==> job 9085: inputs <==
Design RISC, start of the top module:
module RISC (destinoWrWB,escribir,PCsrc,result,PCoutMEM,NReset,clk,alu_outMEM,WriteDataInMEM,datoMemOut,InstruccionIn,PCinIF,MemWriteInMEM);
clock: 8.0 ns
lec_check: 0
abc_area: 1
cap_margin: 10
cell_pad_in_sites_detail_placement: 2
cell_pad_in_sites_global_placement: 2
core_aspect_ratio: 1.11
core_margin: 3
core_utilization: 40
cts_cluster_diameter: 47
gpl_routability_driven: 0
hold_slack_margin: -0.08
setup_slack_margin: 0.25
slew_margin: 20
tns_end_percent: 20
run.sh (not shown) runs the stock make flow with config.mk's settings and CLKGATE_MAP_FILE=.
==> job 2920 (differences from job 9085) <==
Settings changed: CAP_MARGIN 10 to 20, CELL_PAD_IN_SITES_DETAIL_PLACEMENT 2 to default, CELL_PAD_IN_SITES_GLOBAL_PLACEMENT 2 to default, CORE_ASPECT_RATIO 1.11 to default, CORE_MARGIN 3 to 2, CORE_UTILIZATION 40 to 62, CTS_CLUSTER_DIAMETER 47 to default, GPL_ROUTABILITY_DRIVEN 0 to default, HOLD_SLACK_MARGIN -0.08 to default, SETUP_SLACK_MARGIN 0.25 to default, TNS_END_PERCENT 20 to default.
==> flow/constraint.sdc (replaced) <==
create_clock -name core_clock -period 3.79 [get_ports {clk}]
set_input_delay 0.7580 -clock core_clock [delete_from_list [all_inputs] [get_ports {clk}]]
set_output_delay 0.7580 -clock core_clock [all_outputs]
set_load 0.01 [all_outputs]
==> job 8471 (differences from job 9085) <==
Settings changed: CAP_MARGIN 10 to 20, CORE_ASPECT_RATIO 1.11 to default, CORE_MARGIN 3 to 2, CORE_UTILIZATION 40 to 70, CTS_CLUSTER_DIAMETER 47 to default, GPL_ROUTABILITY_DRIVEN 0 to 1, HOLD_SLACK_MARGIN -0.08 to default, MIN_ROUTING_LAYER from default to met2, PLACE_DENSITY_LB_ADDON from default to 0.16, SETUP_SLACK_MARGIN 0.25 to default, SLEW_MARGIN 20 to 30, TNS_END_PERCENT 20 to 15.
==> changes_impl.md <==
### Changed

- Hold path depth: 0
- Average wire per standard cell: 29.4 um
- Overall Global Routing Usage: 36.1%
- Endpoints failing hold: 0
- Clock distribution power: 8.68 mW
- Clock network latency to the later pin of the worst-skew pair: 0.86 ns
- Met2 Wirelength: 163 mm
- Result of the run: timing/DRC/antenna clean
- Register share of the cell area: 44.0%
- Post-DP Area: 76100 um^2
- Main power-consuming group: sequential cells
- Tool warnings: 125
- DRT Wirelength: 336 mm
# the run above: job 9085

==> changes_impl.md <==
### Changed

- Result of the run: did not finish
- Halt Stage: global placement without I/O
- First error: [ERROR FLW-0024] Place density exceeds 1.0 (current PLACE_DENSITY_LB_ADDON =  0.16). Please check if the value of  PLACE_DENSITY_LB_ADDON is between 0 and 0.99.
- Average size of a mapped cell: 8.10 um^2
- Number of flops mapped to enable cells by yosys: 64
- Yosys cell count: 8844
- Synthesized netlist cell count: 8844
- Flip-flop and latch count after synthesis: 1435
- Count of standard-cell rows: 117
- Async set or reset register ratio after synthesis: 95.5%
- Core Region: 102000 um^2
- Synth Area in XOR/XNOR: 1.04%
- Fa+ha+maj area frac: 2.90%
- Ranking of synthesized cells by instance count: 1637 x o21ai_0, 1559 x nand2_1, 1371 x dfrtp_1
- Floorplan-stage core utilization: 70.5%
- Area fraction in and, or, nand and nor cells after synthesis: 15.2%
# the run above: job 8471

==> changes_impl.md <==
### Changed

- Post-DP Area: 77600 um^2
- Tool warnings: 83
- Result of the run: complete, but fails checks
- Number of failing setup endpoints in the final timing report: 3
- Register share of the cell area: 43.4%
- DRT Wirelength: 259 mm
- Met2 Wirelength: 116 mm
- Clock distribution power: 15.1 mW
- Average wire per standard cell: 24.0 um
- Overall Global Routing Usage: 43.9%
- Worst setup margin: -0.230 ns
- Hold path depth: 0
- Layout violations: negative setup slack
# the run above: job 2920


==> juniper: inputs <==
Starting RTL as in the previous note.
make LEC_CHECK=0 ABC_AREA=1 CAP_MARGIN=20 CELL_PAD_IN_SITES_DETAIL_PLACEMENT=1 CELL_PAD_IN_SITES_GLOBAL_PLACEMENT=2 CORE_ASPECT_RATIO=1.11 CORE_MARGIN=3 CORE_UTILIZATION=18 CTS_CLUSTER_DIAMETER=47 CTS_CLUSTER_SIZE=52 GPL_ROUTABILITY_DRIVEN=0 GPL_TIMING_DRIVEN=0 SETUP_SLACK_MARGIN=0.25 SLEW_MARGIN=40 TNS_END_PERCENT=20 finish   # period 4.6 ns
==> lagoon: changes against juniper <==
==> flow/config.mk (replaced) <==
export PLATFORM = sky130hd
export DESIGN_NAME = RISC
export DESIGN_NICKNAME = RISC
export VERILOG_FILES = /design/flow/design.v
export SDC_FILE = /design/flow/constraint.sdc
export NUM_CORES = 4
export LEC_CHECK = 0
export CAP_MARGIN = 20
export CORE_MARGIN = 2
export CORE_UTILIZATION = 72
export CTS_CLUSTER_SIZE = 46
export PLACE_DENSITY = 0.67
export SETUP_SLACK_MARGIN = -0.37
export SLEW_MARGIN = 10
==> flow/constraint.sdc (replaced) <==
create_clock -name core_clock -period 3.7 [get_ports {clk}]
set_input_delay 0.7400 -clock core_clock [delete_from_list [all_inputs] [get_ports {clk}]]
set_output_delay 0.7400 -clock core_clock [all_outputs]
set_load 0.01 [all_outputs]
==> pepper: changes against juniper <==
==> flow/config.mk (replaced) <==
export PLATFORM = sky130hd
export DESIGN_NAME = RISC
export DESIGN_NICKNAME = RISC
export VERILOG_FILES = /design/flow/design.v
export SDC_FILE = /design/flow/constraint.sdc
export NUM_CORES = 4
export LEC_CHECK = 0
export ABC_AREA = 1
export CAP_MARGIN = 30
export CELL_PAD_IN_SITES_DETAIL_PLACEMENT = 0
export CORE_ASPECT_RATIO = 0.57
export CORE_MARGIN = 2
export CORE_UTILIZATION = 46
export CTS_CLUSTER_DIAMETER = 224
export GPL_ROUTABILITY_DRIVEN = 0
export MAX_ROUTING_LAYER = met5
export MIN_ROUTING_LAYER = met1
export PLACE_DENSITY_LB_ADDON = 0.08
export SETUP_SLACK_MARGIN = 1.19
export SLEW_MARGIN = 0
==> flow/constraint.sdc (replaced) <==
create_clock -name core_clock -period 5.16 [get_ports {clk}]
set_input_delay 1.0320 -clock core_clock [delete_from_list [all_inputs] [get_ports {clk}]]
set_output_delay 1.0320 -clock core_clock [all_outputs]
set_load 0.01 [all_outputs]
==> results <==
metric                                                                                    lagoon                   pepper                   juniper
Number of stages on the worst setup path                                                      22                       29                        29
Maximum clock path buffer count                                                                3                        4                         4
Depth of the worst hold-timing path                                                            0                        -                         0
Insertion delay of the later-clocked pin in the worst-skew pair                          0.79 ns                  0.81 ns                   0.96 ns
Worst-case clock skew                                                                  0.0402 ns                0.0457 ns                  0.131 ns
Worst path most repeated cell                                            sky130_fd_sc_hd__nor3_4  sky130_fd_sc_hd__nor2_1  sky130_fd_sc_hd__nand2_2
Run status                                                              finished with violations  complete, no violations  finished with violations
Layout check failures                                                       negative setup slack                        -      negative setup slack
Post-synth net total                                                                       6,509                    9,074                     9,074
Post-synthesis share of cell area spent on and, or, nand and nor gates                     11.8%                    15.2%                     15.2%
Sequential fraction of the synthesis area                                                  54.9%                    50.6%                     50.6%
Overall track demand over capacity in global routing                                       49.3%                    36.1%                     21.4%
Power Density                                                                         713 mW/mm2               432 mW/mm2                512 mW/mm2
Setup fix buffers added after clock tree synthesis                                            17                       21                        22
Number of warnings in the stage logs                                                          75                      116                        73
Post-placement cell count                                                                  7,766                   10,800                    14,400

==> v9: inputs <==
Starting RTL as in the previous note.
Design RISC, start of the top module:
module RISC (destinoWrWB,escribir,PCsrc,result,PCoutMEM,NReset,clk,alu_outMEM,WriteDataInMEM,datoMemOut,InstruccionIn,PCinIF,MemWriteInMEM);
clock: 3.99 ns
lec_check: 0
cap_margin: 30
cell_pad_in_sites_detail_placement: 0
core_margin: 2
core_utilization: 72
cts_cluster_diameter: 365
cts_cluster_size: 13
gpl_routability_driven: 0
max_routing_layer: met5
min_routing_layer: met1
place_density_lb_addon: 0.04
setup_slack_margin: -0.38
slew_margin: 35
==> v20 (differences from v9) <==
- CAP_MARGIN: 30 -> 20
- CELL_PAD_IN_SITES_DETAIL_PLACEMENT: 0 -> unset
- CTS_CLUSTER_DIAMETER: 365 -> unset
- CTS_CLUSTER_SIZE: 13 -> 46
- GPL_ROUTABILITY_DRIVEN: 0 -> unset
- MAX_ROUTING_LAYER: met5 -> unset
- MIN_ROUTING_LAYER: met1 -> unset
- PLACE_DENSITY: unset -> 0.67
- PLACE_DENSITY_LB_ADDON: 0.04 -> unset
- SETUP_SLACK_MARGIN: -0.38 -> 0.92
- SLEW_MARGIN: 35 -> 20
==> flow/constraint.sdc (replaced) <==
create_clock -name core_clock -period 5.34 [get_ports {clk}]
set_input_delay 1.0680 -clock core_clock [delete_from_list [all_inputs] [get_ports {clk}]]
set_output_delay 1.0680 -clock core_clock [all_outputs]
set_load 0.01 [all_outputs]
==> v36 (differences from v9) <==
- CAP_MARGIN: 30 -> 20
- CELL_PAD_IN_SITES_DETAIL_PLACEMENT: 0 -> 2
- CORE_UTILIZATION: 72 -> 40
- CTS_CLUSTER_DIAMETER: 365 -> unset
- CTS_CLUSTER_SIZE: 13 -> unset
- MAX_ROUTING_LAYER: met5 -> unset
- MIN_ROUTING_LAYER: met1 -> met2
- PLACE_DENSITY: unset -> 0.51
- PLACE_DENSITY_LB_ADDON: 0.04 -> unset
- SETUP_SLACK_MARGIN: -0.38 -> unset
- SLEW_MARGIN: 35 -> 40
- TNS_END_PERCENT: unset -> 15
==> flow/constraint.sdc (replaced) <==
create_clock -name core_clock -period 8.0 [get_ports {clk}]
set_input_delay 1.6000 -clock core_clock [delete_from_list [all_inputs] [get_ports {clk}]]
set_output_delay 1.6000 -clock core_clock [all_outputs]
set_load 0.01 [all_outputs]
==> summary of the runs <==
- Of v9 and v36, v9 has the higher clock power (gap about 30%, measured against v36).
- Against v36, the die size of v20 is smaller by 44%.
- Against v20, the sequential share of layout area of v36 is lower by 0.51 points.
- v9 finished but fails on negative setup slack. v20 completed without violations. v36 passed the timing, design-rule and antenna checks.
- In v20 the worst hold slack is lower than in v36, by 0.12 ns.
- Clock skew, highest first: v36, v9, v20.
- Critical path depth: v9 < v36 < v20.
==> figures <==
|  | v9 | v36 | v20 |
|---|---|---|---|
| Final critical-path share of the clock period | 133.1% | 87.60% | 96.96% |
| First-pass GRT wire length | 317.0 mm | 393.6 mm | 319.4 mm |
| Worst slack on hold paths | 0.01362 ns | 0.3456 ns | 0.2217 ns |
| Final Core Density | 84.31% | 47.00% | 83.79% |
| Tapcells inserted | 1186 | 2189 | 1186 |
| Outcome | failed layout checks | finished clean | finished clean |
| Violated checks | negative setup slack | - | - |
| Met1 routed wirelength after detailed routing | 71.88 mm | 0 um | 73.80 mm |
| Post-CTS Setup Bufs | 22 | 0 | 23 |
| Power consumed by combinational cells | 16100 uW | 8060 uW | 11500 uW |
| Arr. time, crit path | 5.94 ns | 7.73 ns | 5.84 ns |
| Maximum single-stage delay on the critical path | 0.50 ns | 0.73 ns | 0.54 ns |
| Per-cell routed wire length | 26.41 um | 30.62 um | 27.17 um |
| Vias | 53510 | 71890 | 52720 |
| Master of the slowest instance on the critical path | or4b_4 | o31ai_1 | or4b_4 |
Power is estimated from default activity; no workload was simulated.
